Design datapath, start of the top module:
module datapath (
    part,
    clock,
    value,
    positive,
    reset,
    counter,
    result
);
Settings: LEC_CHECK=0, ABC_AREA=1, CAP_MARGIN=20, CORE_MARGIN=2, CORE_UTILIZATION=72, CTS_CLUSTER_DIAMETER=387, PLACE_DENSITY=0.4, SLEW_MARGIN=20; clock period 21.6 ns.
run.sh (not shown) runs the stock make flow with config.mk's settings and CLKGATE_MAP_FILE=.
The baseline ended with an error in global routing (5_1_grt) on GRT-0116.
Edit:
ABC_AREA = unset   (was 1)
CORE_UTILIZATION = 50   (was 72)
CTS_CLUSTER_DIAMETER = unset   (was 387)
PLACE_DENSITY = unset   (was 0.4)
clock period = 36.7 ns   (was 21.6 ns; I/O delays follow)
=>
- This time the run reached the layout checks and failed them: negative setup slack
- die area goes up by 36%
- area after synthesis falls by 4.7%
- synthesized cell count shrinks by 14%
Edit:
CORE_UTILIZATION = 40   (was 50)
clock period = 40.9 ns   (was 36.7 ns; I/O delays follow)
Outcome: Now the flow produced a clean layout; utilization drops by 19 points; final cell count drops by a few percent; worst setup slack improves by 1.7 ns; flip-flop count stays the same; global-route usage drops by 7.2 points; routed wire length drops by a little under a tenth; clock-buffer cell count climbs by 1; non-clock buffer count drops by 387; sequential share of layout area climbs by 0.32 points; synthesized area stays the same.
Edit:
CORE_UTILIZATION = 27   (was 40)
=> Wire length decreases by 0.97%; setup slack gets better by 0.20 ns; global-route usage shrinks by 6.4 points; register-to-register slack is better by 0.30 ns; sequential share of layout area stays flat; cell count goes up by 9.8%; clock-buffer cell count drops by 1; synthesized area stays the same; via count drops by 1.2%.

---

== run 1 ==
datapath again, from the RTL that the note above started with.
clock: 38.5 ns
lec_check: 0
abc_area: 1
cap_margin: 5
cell_pad_in_sites_global_placement: 3
core_aspect_ratio: 1.01
core_margin: 6
core_utilization: 27
cts_cluster_diameter: 206
cts_cluster_size: 69
gpl_timing_driven: 0
hold_slack_margin: 0.21
max_routing_layer: met5
place_density_lb_addon: 0.01
setup_slack_margin: 5.0
slew_margin: 10
tns_end_percent: 90
Setup changes, run 1 to run 2
- a change of GPL_TIMING_DRIVEN from 0 to 1
- a deleted ABC_AREA that had been 1
- a deleted CELL_PAD_IN_SITES_GLOBAL_PLACEMENT that had been 3
- a change of CAP_MARGIN from 5 to 20
- a change of CORE_UTILIZATION from 27 to 72
- a deleted HOLD_SLACK_MARGIN that had been 0.21
- a deleted PLACE_DENSITY_LB_ADDON that had been 0.01
- a change of CTS_CLUSTER_SIZE from 69 to 59
- a deleted CORE_ASPECT_RATIO that had been 1.01
- a change of CORE_MARGIN from 6 to 2
- a change of MAX_ROUTING_LAYER from met5 to met4
- an added PLACE_DENSITY of 0.64
- a change of the clock period (ns, I/O delays scaled along) from 38.5 to 17.7
### Flow results
Run 2 did not make it past global routing (5_1_grt), where a tool error ended it. The pre-CTS setup slack in run 2 sits 16.56 ns below the value recorded for run 1. In run 2, area share of fa/ha/maj cells after synthesis is higher than in run 1. | die area | lower: run 2 |. Run 2 against run 1; routability congestion estimate is up by more than a quarter. Run 2 vs run 1 on number of instances in the placed design: run 2 is the lower one. Synthesized area delta for run 2 relative to run 1: about 4.7% lower. Run 2 ended up with a higher mux cell area share after synthesis than run 1 did. Synthesized cell count in run 2 vs run 1: down about 14%. The run showing the smaller port buffer count is run 1.
diff inputs: run 2 => run 3
- a change of CTS_CLUSTER_DIAMETER from 206 to 25
- a change of TNS_END_PERCENT from 90 to 80
- a change of SLEW_MARGIN from 10 to 20
[summary]
Of the runs run 3 and run 2, none of them finished clean.
Status: run 2 FAILED at global routing (5_1_grt) (tool error)
For run 3, the flow was terminated by a tool error in global routing (5_1_grt) and produced no final design.
As far as chip area in the Yosys report goes, run 3 and run 2 are indistinguishable; the numbers are identical.
Re basic-gate share of the synthesized area counting and, or, nand and nor cells: no difference whatsoever between run 3 and run 2.
Diff run 3 and run 2: number of buffers inserted by post-CTS setup repair higher in run 3
Row post-cts sizing count: run 3 lower / run 2 higher
Diff run 3..run 2 | instance count after placement with tap cells included | negligible
--- input diff run 3..run 4 ---
- ABC_AREA: unset -> 1
- CTS_CLUSTER_DIAMETER: 25 -> unset
- MAX_ROUTING_LAYER: met4 -> unset
- TNS_END_PERCENT: 80 -> unset
- CTS_CLUSTER_SIZE: 59 -> unset
- PLACE_DENSITY: 0.64 -> unset
- SETUP_SLACK_MARGIN: 5.0 -> unset
- GPL_TIMING_DRIVEN: 1 -> unset
- the clock period (ns, I/O delays scaled along): 17.7 -> 19.4
--- outcome ---
Compared with run 3, run 4 shows pre-CTS setup slack higher by 5.42 ns.
Going from run 3 to run 4, cell area after synthesis grew by a few percent.
Status(run 4) = ERROR, stage = clock tree synthesis (4_1_cts)
Min synthesized-area fraction occupied by and/or/nand/nor cells across run 3 and run 4: run 3
Of run 4 and run 3, it is run 4 that has the higher synthesized cell count.
The following lists how run 5 was set up differently from run 4:
- CORE_UTILIZATION now 66, was 72
- ABC_AREA no longer set, was 1
- the clock period (ns, I/O delays scaled along) now 34.3, was 19.4
--- outcome ---
Run 5 finished all stages; however, its layout fails the closing checks, the failures being negative setup slack. Run 5 vs run 4: yosys stat cell total down by more than 10%. Run 5 and run 4 ended up with nearly the same fraction of the yosys area taken by sequential cells. In the metrics for run 5 and run 4, the one carrying the higher routability-driven placement congestion ratio is run 4. Of run 5 and run 4, the higher area after synthesis belongs to run 4. On synthesized cell count: between run 5 and run 4, it ends up lower for run 5. In the metrics for run 5 and run 4, the one carrying the lower post-synthesis chip area from yosys is run 5. Worst setup slack before clock tree synthesis, run 5 and run 4, lower one = run 4. Delta (run 5 minus run 4): pre-placement core utilization dropped 6.8 points, synthesized-area fraction occupied by ao, oa, aoi and oai cells shows an increase of 1.8 points.
